==> flow/design.v <==
module TM_ALU (
    input  wire        clk,
    input  wire        reset,
    input  wire [7:0]  AvgTxLen,
    input  wire [7:0]  InstExed,
    input  wire [7:0]  CurTxLen,
    output wire [7:0]  AvgTxLen_new,
    output wire [7:0]  InstExed_new
);
    reg [15:0] mac_result;  
    reg [7:0]  inc_result;
    reg [15:0] mac_reg;     
    reg [7:0]  inc_reg;      
    reg [7:0]  AvgTxLen_reg;  
    always @(posedge clk) begin
        if (reset) begin
            mac_reg      <= 0;
            inc_reg      <= 0;
            AvgTxLen_reg <= 0;
        end else begin
            mac_result     <= AvgTxLen * InstExed;
            mac_reg      <= mac_result + CurTxLen;
            inc_result     <= InstExed + 1;
            inc_reg      <= inc_result;
            AvgTxLen_reg <= AvgTxLen;  
        end
    end
    reg [7:0] AvgTxLen_new_reg;
    always @(posedge clk) begin
        if (reset) begin
            AvgTxLen_new_reg <= 0;
        end else begin
            if (inc_reg == 0) begin  
                AvgTxLen_new_reg <= 0;
            end else begin
                AvgTxLen_new_reg <= mac_reg / inc_reg;
            end
        end
    end
    assign AvgTxLen_new  = AvgTxLen_new_reg;
    assign InstExed_new = (reset) ? 8'b0 : AvgTxLen_reg;  
endmodule
export LEC_CHECK = 0
export ABC_AREA = 1
export CAP_MARGIN = 20
export CORE_MARGIN = 2
export CORE_UTILIZATION = 72
export CTS_CLUSTER_DIAMETER = 237
export PLACE_DENSITY = 0.65
export SETUP_SLACK_MARGIN = -2.0
export SLEW_MARGIN = 20
create_clock -name core_clock -period 23.6 [get_ports {clk}]
run.sh (not shown) runs the stock make flow with config.mk's settings and CLKGATE_MAP_FILE=.
The starting point died in clock tree synthesis.
Change:
Settings changed: CTS_CLUSTER_DIAMETER 237 to default, PLACE_DENSITY 0.65 to 0.4, SETUP_SLACK_MARGIN -2.0 to -1.36.
Clock period 23.6 ns to 27.6 ns, I/O delays scaled along.
After rerunning: Now the flow finished clean. Synthesized cell count does not change. Synthesized area is unchanged. Die area does not change.

========
// TM_ALU: RTL as listed in full above, without the edits since
clock: 30.0 ns
lec_check: 0
abc_area: 0
cap_margin: 5
core_aspect_ratio: 0.5
core_margin: 9
core_utilization: 40
cts_cluster_diameter: 346
cts_cluster_size: 86
hold_slack_margin: -0.09
place_density_lb_addon: 0.01
slew_margin: 20
tns_end_percent: 35
The starting point went through all stages and came out clean.
Then changed:
==> flow/config.mk (replaced) <==
export PLATFORM = sky130hd
export DESIGN_NAME = TM_ALU
export DESIGN_NICKNAME = TM_ALU
export VERILOG_FILES = /design/flow/design.v
export SDC_FILE = /design/flow/constraint.sdc
export NUM_CORES = 4
export LEC_CHECK = 0
export ABC_AREA = 1
export CAP_MARGIN = 20
export CORE_MARGIN = 5
export CORE_UTILIZATION = 67
export CTS_CLUSTER_DIAMETER = 333
export HOLD_SLACK_MARGIN = 0.06
export SETUP_SLACK_MARGIN = -2.0
export SLEW_MARGIN = 20
After rerunning: Register-to-register slack got worse by 0.16 ns; worst setup slack got worse by 0.16 ns; via count goes up by 3.1%; worst hold slack is about the same; final cell count goes up by 5.6%; design area goes down by about 9%; count of clock-buffer cells in the layout goes down by 3; routed wire length goes down by about 20%; synthesized cell count goes up by 26%; sequential share of layout area goes up by 1.3 points.
Then changed:
--- a/flow/config.mk
+++ b/flow/config.mk
@@ -10,4 +10,4 @@
 export CORE_MARGIN = 5
-export CORE_UTILIZATION = 67
-export CTS_CLUSTER_DIAMETER = 333
+export CORE_UTILIZATION = 66
+export CTS_CLUSTER_SIZE = 100
 export HOLD_SLACK_MARGIN = 0.06
Count of clock-buffer cells in the layout stays the same.
Routed wire length goes down by 3.6%.
Worst hold slack loses 0.012 ns.
Non-clock buffer count goes up by 2.
Setup slack is worse by 0.058 ns.
Die size rises by 1.4%.
Flip-flop count is unchanged.
Then changed:
==> flow/config.mk (replaced) <==
export PLATFORM = sky130hd
export DESIGN_NAME = TM_ALU
export DESIGN_NICKNAME = TM_ALU
export VERILOG_FILES = /design/flow/design.v
export SDC_FILE = /design/flow/constraint.sdc
export NUM_CORES = 4
export LEC_CHECK = 0
export CAP_MARGIN = 20
export CORE_MARGIN = 2
export CORE_UTILIZATION = 66
export SETUP_SLACK_MARGIN = -1.87
export SLEW_MARGIN = 20
==> flow/constraint.sdc (replaced) <==
create_clock -name core_clock -period 24.3 [get_ports {clk}]
set_input_delay 4.8600 -clock core_clock [delete_from_list [all_inputs] [get_ports {clk}]]
set_output_delay 4.8600 -clock core_clock [all_outputs]
set_load 0.01 [all_outputs]
Result: The changed run stopped in global routing (5_1_grt) with DPL-0038. Synthesized cell count shrinks by about 20%. Area after synthesis shrinks by 2.7%. Die area shrinks by about 11%.

========
job 8717:
// TM_ALU: RTL as listed in full above, without the edits since
clock: 23.6 ns
lec_check: 0
abc_area: 1
cap_margin: 20
core_margin: 2
core_utilization: 72
cts_cluster_diameter: 191
place_density: 0.65
setup_slack_margin: -2.0
slew_margin: 20
Job 8717 did not make it past clock tree synthesis, where a tool error ended it.
The inputs of job 2935 differ from those of job 8717 as listed below.
Settings: SETUP_SLACK_MARGIN removed (was -2.0); CTS_CLUSTER_DIAMETER removed (was 191); CORE_UTILIZATION changed from 72 to 17; PLACE_DENSITY removed (was 0.65); ABC_AREA removed (was 1); the clock period (ns, I/O delays scaled along) changed from 23.6 to 29.0.
==> comparison <==
- Taking job 8717 as the reference point, the total number of placement rows of job 2935 rises by about 110%.
- Job 2935: PASS, flow complete, no timing, DRC or antenna violations
- Relative to job 8717, share of synthesized cell area in and, or, nand and nor gates has gone down in job 2935.
- Yosys-reported design area after synthesis: job 2935 vs job 8717 down 2.7%
- Job 8717 → job 2935: die outline area went up; combined area of all synthesized cells decreased by 2.7% relative to the old numbers; quantity of I/O buffers inserted on ports has remained practically unchanged; last weighted congestion value of the routability-driven placer grew by about 2%; number of standard cells after synthesis decreased about 20%.
Edits applied to the flow inputs when going from job 2935 to job 1261:
Settings: HOLD_SLACK_MARGIN: unset -> -0.07; CORE_UTILIZATION: 17 -> 40; PLACE_DENSITY_LB_ADDON: unset -> 0.06; the clock period (ns, I/O delays scaled along): 29.0 -> 30.0.
[summary]
- Across both runs, half-perimeter wire length of the detailed placement result was lower for job 1261 than for job 2935.
- | die size | job 1261 vs job 2935 | better |
- Going from job 2935 to job 1261, wire length has decreased, setup slack went up by 530 ps, final standard cell area without fillers went down, fmax lower.
> inputs changed (job 1261 -> job 1913)
Settings: a change of PLACE_DENSITY_LB_ADDON from 0.06 to 0.01; a change of HOLD_SLACK_MARGIN from -0.07 to -0.09; an added CORE_ASPECT_RATIO of 1.74; an added GPL_TIMING_DRIVEN of 0; an added TNS_END_PERCENT of 35; a change of CORE_MARGIN from 2 to 7; an added CTS_CLUSTER_DIAMETER of 346; an added CTS_CLUSTER_SIZE of 17; a change of CAP_MARGIN from 20 to 5; an added ABC_AREA of 0.
==> results <==
- Each of the runs, namely job 1261 and job 1913, reached the end of the flow and came out clean.
- Job 1913: first-pass GRT wire length higher than job 1261
- Job 1913 reports a higher via density per instance than job 1261 does.
- Compared with job 1261, in job 1913 number of hold buffers added after cts was more or less identical, critical path arrival went up by 30 ps, design area went up by 550 sq um.

========
RTL: the design.v shown in full above, as it stands there.
==> flow/config.mk <==
export PLATFORM = sky130hd
export DESIGN_NAME = TM_ALU
export DESIGN_NICKNAME = TM_ALU
export VERILOG_FILES = /design/flow/design.v
export SDC_FILE = /design/flow/constraint.sdc
export NUM_CORES = 4
export LEC_CHECK = 0
export CAP_MARGIN = 20
export CORE_MARGIN = 2
export CORE_UTILIZATION = 31
export GPL_TIMING_DRIVEN = 0
export MAX_ROUTING_LAYER = met4
export SETUP_SLACK_MARGIN = 1.07
export SLEW_MARGIN = 20
export TNS_END_PERCENT = 75
==> flow/constraint.sdc <==
create_clock -name core_clock -period 51.9 [get_ports {clk}]
set_input_delay 10.3800 -clock core_clock [delete_from_list [all_inputs] [get_ports {clk}]]
set_output_delay 10.3800 -clock core_clock [all_outputs]
set_load 0.01 [all_outputs]
The baseline passed the timing, DRC and antenna checks.
Then changed:
ABC_AREA = 1   (was default)
CORE_UTILIZATION = 72   (was 31)
GPL_TIMING_DRIVEN = default   (was 0)
MAX_ROUTING_LAYER = default   (was met4)
PLACE_DENSITY = 0.82   (was default)
SETUP_SLACK_MARGIN = default   (was 1.07)
TNS_END_PERCENT = default   (was 75)
clock period = 14.3 ns   (was 51.9 ns; I/O delays follow)
The changed run failed in clock tree synthesis (4_1_cts), error DPL-0038; die area went down by 55%; synthesized area went up by 2.8%; synthesized cell count went up by 26%.
Then changed:
ABC_AREA = default   (was 1)
CORE_UTILIZATION = 40   (was 72)
PLACE_DENSITY = default   (was 0.82)
clock period = 29.0 ns   (was 14.3 ns; I/O delays follow)
The changed run went through all stages and came out clean.
Area after synthesis went down by 2.7%.
Die size rises by 72%.
Synthesized cell count decreases by 21%.
Then changed:
ABC_AREA = 1   (was default)
CORE_UTILIZATION = 58   (was 40)
clock period = 24.7 ns   (was 29.0 ns; I/O delays follow)
Outcome:
- cell area goes up by 7.1%
- setup slack is worse by 590 ps
- hold slack gets better by 7.6 ps
- count of clock-buffer cells in the layout climbs by 1
- routed wire length falls by 3.0%
- synthesized area rises by 2.8%
Then changed:
ABC_AREA = default   (was 1)
CORE_UTILIZATION = 50   (was 58)
SETUP_SLACK_MARGIN = 4.39   (was default)
clock period = 16.2 ns   (was 24.7 ns; I/O delays follow)
What happened:
- This time the run completed, yet does not pass: setup timing
- flip-flop count is unchanged
- final cell count goes up by 2.1%
- synthesized area goes down by 2.7%
- setup slack gets worse by 12000 ps
- die area grows by 12%
- synthesized cell count came out lower by 21%
- utilization increases by 3.1 points
